run A:
## datapath
module datapath (clk, writenum, readnum, write, datapath_in, vsel, loada, loadb, loadc, shift, asel, bsel, ALUop, loads, Z_out, datapath_out);
make LEC_CHECK=0 ABC_AREA=1 CAP_MARGIN=20 CELL_PAD_IN_SITES_GLOBAL_PLACEMENT=2 CORE_ASPECT_RATIO=0.5 CORE_MARGIN=10 CORE_UTILIZATION=45 CTS_CLUSTER_DIAMETER=356 CTS_CLUSTER_SIZE=98 PLACE_DENSITY=0.38 SETUP_SLACK_MARGIN=1.19 SLEW_MARGIN=20 TNS_END_PERCENT=5 finish   # period 5.5 ns
run.sh (not shown) runs the stock make flow with config.mk's settings and CLKGATE_MAP_FILE=.
Here is what was changed in the inputs of run B compared with run A.
- CORE_UTILIZATION: 45 -> 57
- CTS_CLUSTER_DIAMETER: 356 -> unset
- CELL_PAD_IN_SITES_GLOBAL_PLACEMENT: 2 -> unset
- TNS_END_PERCENT: 5 -> unset
- CORE_MARGIN: 10 -> 2
- CTS_CLUSTER_SIZE: 98 -> unset
- ABC_AREA: 1 -> unset
- PLACE_DENSITY: 0.38 -> unset
- CORE_ASPECT_RATIO: 0.5 -> unset
- SETUP_SLACK_MARGIN: 1.19 -> unset
- the clock period (ns, I/O delays scaled along): 5.5 -> 3.56
Findings:
- Run A | status: complete | timing, DRC, antenna: pass
- Although run B finished all stages, its layout failed final checks on negative setup slack.
- Run B ends up with a final-layout clock buffer total that is 2 higher than in run A.
- Run A reports its worst setup path endpoint as Z_out while run B reports datapath_out[12].
- NOTE: post-placement cell area in run B exceeds that of run A
- Final instance area was higher in the run labelled run B.
- Relative to run A, post-synthesis chip area from yosys has decreased by 1.8% in run B.
--- input diff run B..run C ---
- CORE_UTILIZATION now 68, was 57
- SETUP_SLACK_MARGIN now -0.29, previously not set
- the clock period (ns, I/O delays scaled along) now 4.37, was 3.56
Results
What ended run C was a tool error in clock tree synthesis; the run never finished.
Reported for run B and run C, area after synthesis turned out identical to the last digit.
Vertical die size was lower in run C than in run B.
Looking only at half-perimeter wire length after detailed placement, and setting everything else aside, the higher value of run B and run C goes to run C.
Relative to run B, the x dimension of the die measured on run C has decreased by a little under 10%.
As far as sequential-to-total area share from yosys stat goes, run B and run C are indistinguishable; the numbers are identical.
NOTE total placed instance area run B->run C decreased by a few percent
Relative to run B, count of standard-cell rows has gone down in run C.
Run C against run B; final weighted congestion of routability-driven global placement is up slightly.
Summary — worst slack at placement, run C relative to run B: higher, by 630 ps.
Floorplan core area | run C below run B
Area enclosed by the die boundary (run C over run B): decrease, 16%
diff inputs: run C => run D
- CORE_UTILIZATION changed from 68 to 40
- SETUP_SLACK_MARGIN removed (was -0.29)
- the clock period (ns, I/O delays scaled along) changed from 4.37 to 5.5
==> results <==
Both conditions hold for run D: the flow ran to the end and the final layout passed the timing, DRC and antenna checks. Per the comparison of run D with run C, initial cell density of the core -29 points, pre-CTS setup slack went up by 870 ps, xor-xnor portion of the synthesized cell area held, die area picked up an extra 67%, number of nets in the synthesized netlist has remained practically unchanged. Compared with run C, sum of net half-perimeters after detailed placement in run D decreased by more than 10%.
Changes in run E relative to run D:
- CORE_UTILIZATION now 57, was 40
- the clock period (ns, I/O delays scaled along) now 5.29, was 5.5
## What came out
Run E was carried through to the last stage, and its layout satisfied the timing, DRC and antenna checks.
On setup slack of the critical path after layout, run D beats run E.
[diff] worst hold slack, run E relative to run D: improvement
Of run D and run E, run E shows the lower worst-case setup slack after placement, with run D above it.
Per the comparison of run E with run D, sequential share of layout area went down by 0.42 points; total routed wirelength went up by 4.6%.
The higher clock group share of total power of run D and run E is in run D.
Run E vs. run D: total power went up 2.8%; global-route usage went up 9.8 points.
Higher number of design-rule violations left by the first detailed-router iteration goes to run D over run E.
NOTE design area run D->run E increased slightly
Wire length of the first global-routing pass | run E above run D
--- input diff run E..run F ---
- a change of CORE_UTILIZATION from 57 to 65
- an added MAX_ROUTING_LAYER of met4
- an added TNS_END_PERCENT of 5
- a change of the clock period (ns, I/O delays scaled along) from 5.29 to 2.97
Notes after the runs:
- Routed wire in run F totals more than in run E.
- Vias per cell in run F vs run E: up 24%
- Global-route usage, run F and run E: smaller value in run E
- For run E, the path type of the worst min-delay path was flop to flop, unlike run F, where it was primary input to flop.
- Compared with run E, run F has less setup slack.
- Going from run E to run F, later-pin clock latency in the skew report +30 ps, sequential power +about 80%, required time of the critical path -2310 ps.
- Comparing run F and run E, the lower clock network power share is on run F.
- Post-cts resize count | run F above run E
- Nothing crashed in run F and all stages finished; the problem is that the final layout failed, the offending checks being negative setup slack.

* * *

Starting RTL as in the previous note.
// datapath
module datapath (clk, writenum, readnum, write, datapath_in, vsel, loada, loadb, loadc, shift, asel, bsel, ALUop, loads, Z_out, datapath_out);
export LEC_CHECK = 0
export CAP_MARGIN = 20
export CORE_MARGIN = 2
export CORE_UTILIZATION = 65
export SETUP_SLACK_MARGIN = -0.29
export SLEW_MARGIN = 20
create_clock -name core_clock -period 4.37 [get_ports {clk}]
The baseline completed and failed the layout checks on setup timing.
==> next run, changes <==
Settings changed: ABC_AREA set to 1, CTS_CLUSTER_SIZE set to 85, SETUP_SLACK_MARGIN -0.29 to 0.86.
Clock period 4.37 ns to 2.94 ns, I/O delays scaled along.
The changed run stopped in global routing (5_1_grt) (GRT-0232); area after synthesis climbs by 1.9%; synthesized cell count increases by 45%; die size rose by 1.8%.

* * *

## lagoon
The RTL this note starts from:
==> flow/design.v <==
module ALU(Ain,Bin,ALUop,out,Z);
input [15:0] Ain, Bin;
input [1:0] ALUop;
output [15:0] out;
output Z;
assign out = (ALUop == 2'b00) ? (Ain + Bin) : (ALUop == 2'b01) ? (Ain - Bin) : (ALUop == 2'b10) ? (Ain & Bin) : (~Bin) ;
assign Z =  (out == 16'b0000000000000000) ?  1'b1 : 1'b0;
endmodule
module regfile(data_in,writenum,write,readnum,clk,data_out);
input [15:0] data_in;
input [2:0] writenum, readnum;
input write, clk;
output [15:0] data_out;
reg [15:0] R[7:0];  
reg [15:0] data_out;
always_ff @ (posedge clk)
begin 
if (write)  
    R[writenum] <= data_in;   
end  
assign data_out = R[readnum];  
endmodule
module shifter(in,shift,sout);
input [15:0] in;
input [1:0] shift;
output [15:0] sout;
reg [15:0] sout;
always_comb 
begin 
    if (shift == 2'b00)
        sout = in;
    else if (shift == 2'b01)
        sout = in << 1;
    else if (shift == 2'b10)
        sout = in >> 1;
    else if (shift == 2'b11)
    begin
      sout = in >> 1;
      sout[15] = in[15];
    end 
    else 
    sout = 16'bxxxxxxxxxxxxxxxx;
end 
endmodule
module datapath (clk, writenum, readnum, write, datapath_in, vsel, loada, loadb, loadc, shift, asel, bsel, ALUop, loads, Z_out, datapath_out);
input write, clk, loada, loadb, loadc, asel, bsel, loads, vsel;
input [1:0] ALUop, shift;
input [2:0] writenum, readnum;
input [15:0] datapath_in;
output Z_out;
output [15:0] datapath_out;
wire [15:0] data_in;
reg[15:0] aloaded, in;
wire [15:0] Bin, Ain;
reg Z_out;
reg [15:0] datapath_out;
wire [15:0] data_out, sout, out;
wire Z;
assign data_in = vsel ? datapath_in : datapath_out;  
regfile REGFILE(data_in, writenum, write, readnum, clk, data_out);  
always_ff @(posedge clk)  
begin
if (loada == 1) 
begin
 aloaded <= data_out ;
end
end 
always_ff @(posedge clk)  
begin
if (loadb == 1) 
begin
 in <= data_out ;
end
end 
shifter SHIFTER(in,shift,sout);
assign Bin = bsel ? ({11'b0, datapath_in[4:0]}) : sout ;  
assign Ain = asel ? (16'b0000000000000000) : aloaded ;
ALU alu(Ain,Bin,ALUop,out,Z);  
always_ff @(posedge clk)  
begin
if (loads == 1) 
begin
 Z_out <= Z ;
end
end 
always_ff @(posedge clk)  
begin
if (loadc == 1) 
begin
 datapath_out <= out ;
end
end 
endmodule 
Settings: LEC_CHECK=0, CAP_MARGIN=20, CORE_MARGIN=2, CORE_UTILIZATION=72, PLACE_DENSITY_LB_ADDON=0.25, SETUP_SLACK_MARGIN=0.58, SLEW_MARGIN=20; clock period 5.13 ns.
3_5_place_dp: lagoon exited with error
Changes in violet relative to lagoon:
diff --git a/flow/config.mk b/flow/config.mk
--- a/flow/config.mk
+++ b/flow/config.mk
@@ -8,6 +8,4 @@
 export CAP_MARGIN = 20
 export CORE_MARGIN = 2
-export CORE_UTILIZATION = 72
-export PLACE_DENSITY_LB_ADDON = 0.25
-export SETUP_SLACK_MARGIN = 0.58
+export CORE_UTILIZATION = 58
 export SLEW_MARGIN = 20
==> flow/constraint.sdc <==
create_clock -name core_clock -period 2.97 [get_ports {clk}]
set_input_delay 0.5940 -clock core_clock [delete_from_list [all_inputs] [get_ports {clk}]]
set_output_delay 0.5940 -clock core_clock [all_outputs]
set_load 0.01 [all_outputs]
## What came out
Layout checks on violet: not met. Flow itself completed; violations: setup timing. Chip area in the Yosys report came out exactly the same in lagoon and violet. Reported for lagoon and violet, proportion of synthesized chip area in sequential cells turned out identical to the last digit. | post-synthesis instance area | violet vs lagoon | ≈ equal |. Cmp violet vs lagoon: final RePlAce weighted congestion lower in violet. The die span in y reported for violet is greater than that of lagoon by 11%. As far as synthesized cell count goes, violet and lagoon are indistinguishable; the numbers are identical. violet — pre-placement core utilization 15 points lower, lagoon as reference. Die outline width was higher in violet than in lagoon. The die of violet is larger than the one used in lagoon. Re row count: violet is 5 up on lagoon.
Input-level comparison between onyx and violet:
diff --git a/flow/config.mk b/flow/config.mk
--- a/flow/config.mk
+++ b/flow/config.mk
@@ -8,4 +8,4 @@
 export CAP_MARGIN = 20
 export CORE_MARGIN = 2
-export CORE_UTILIZATION = 58
+export CORE_UTILIZATION = 40
 export SLEW_MARGIN = 20
==> flow/constraint.sdc <==
create_clock -name core_clock -period 5.29 [get_ports {clk}]
set_input_delay 1.0580 -clock core_clock [delete_from_list [all_inputs] [get_ports {clk}]]
set_output_delay 1.0580 -clock core_clock [all_outputs]
set_load 0.01 [all_outputs]
### Flow results
- onyx vs violet on portion of the layout cell area used by non-clock buffers: onyx is the lower one.
- onyx did not stop at any stage, and its layout met the timing, DRC and antenna checks.
- Count of cells resized by post-cts repair is higher on violet
- Layout-stage area growth over the synthesis result | onyx below violet
- onyx vs violet, critical path startpoint: bsel vs in[0]
- Relative to violet, onyx improves wire length after detailed routing.
- Lower via count goes to onyx over violet.
### onyx -> juniper
diff --git a/flow/config.mk b/flow/config.mk
--- a/flow/config.mk
+++ b/flow/config.mk
@@ -8,4 +8,5 @@
 export CAP_MARGIN = 20
 export CORE_MARGIN = 2
-export CORE_UTILIZATION = 40
+export CORE_UTILIZATION = 64
+export SETUP_SLACK_MARGIN = 0.89
 export SLEW_MARGIN = 20
==> flow/constraint.sdc <==
create_clock -name core_clock -period 3.05 [get_ports {clk}]
set_input_delay 0.6100 -clock core_clock [delete_from_list [all_inputs] [get_ports {clk}]]
set_output_delay 0.6100 -clock core_clock [all_outputs]
set_load 0.01 [all_outputs]
### Flow results
Taking onyx over juniper, the die height ratio works out to 1.3. Post-route fraction of the period consumed by the critical path is lower on onyx. Across onyx and juniper, a clean result was obtained everywhere but in juniper. [flow] juniper | stages: complete | final checks: fail | reason: setup timing. Side by side, design internal power turned out higher in juniper than in onyx.
Power figures rest on the tool's default switching activity, not on a simulated workload.
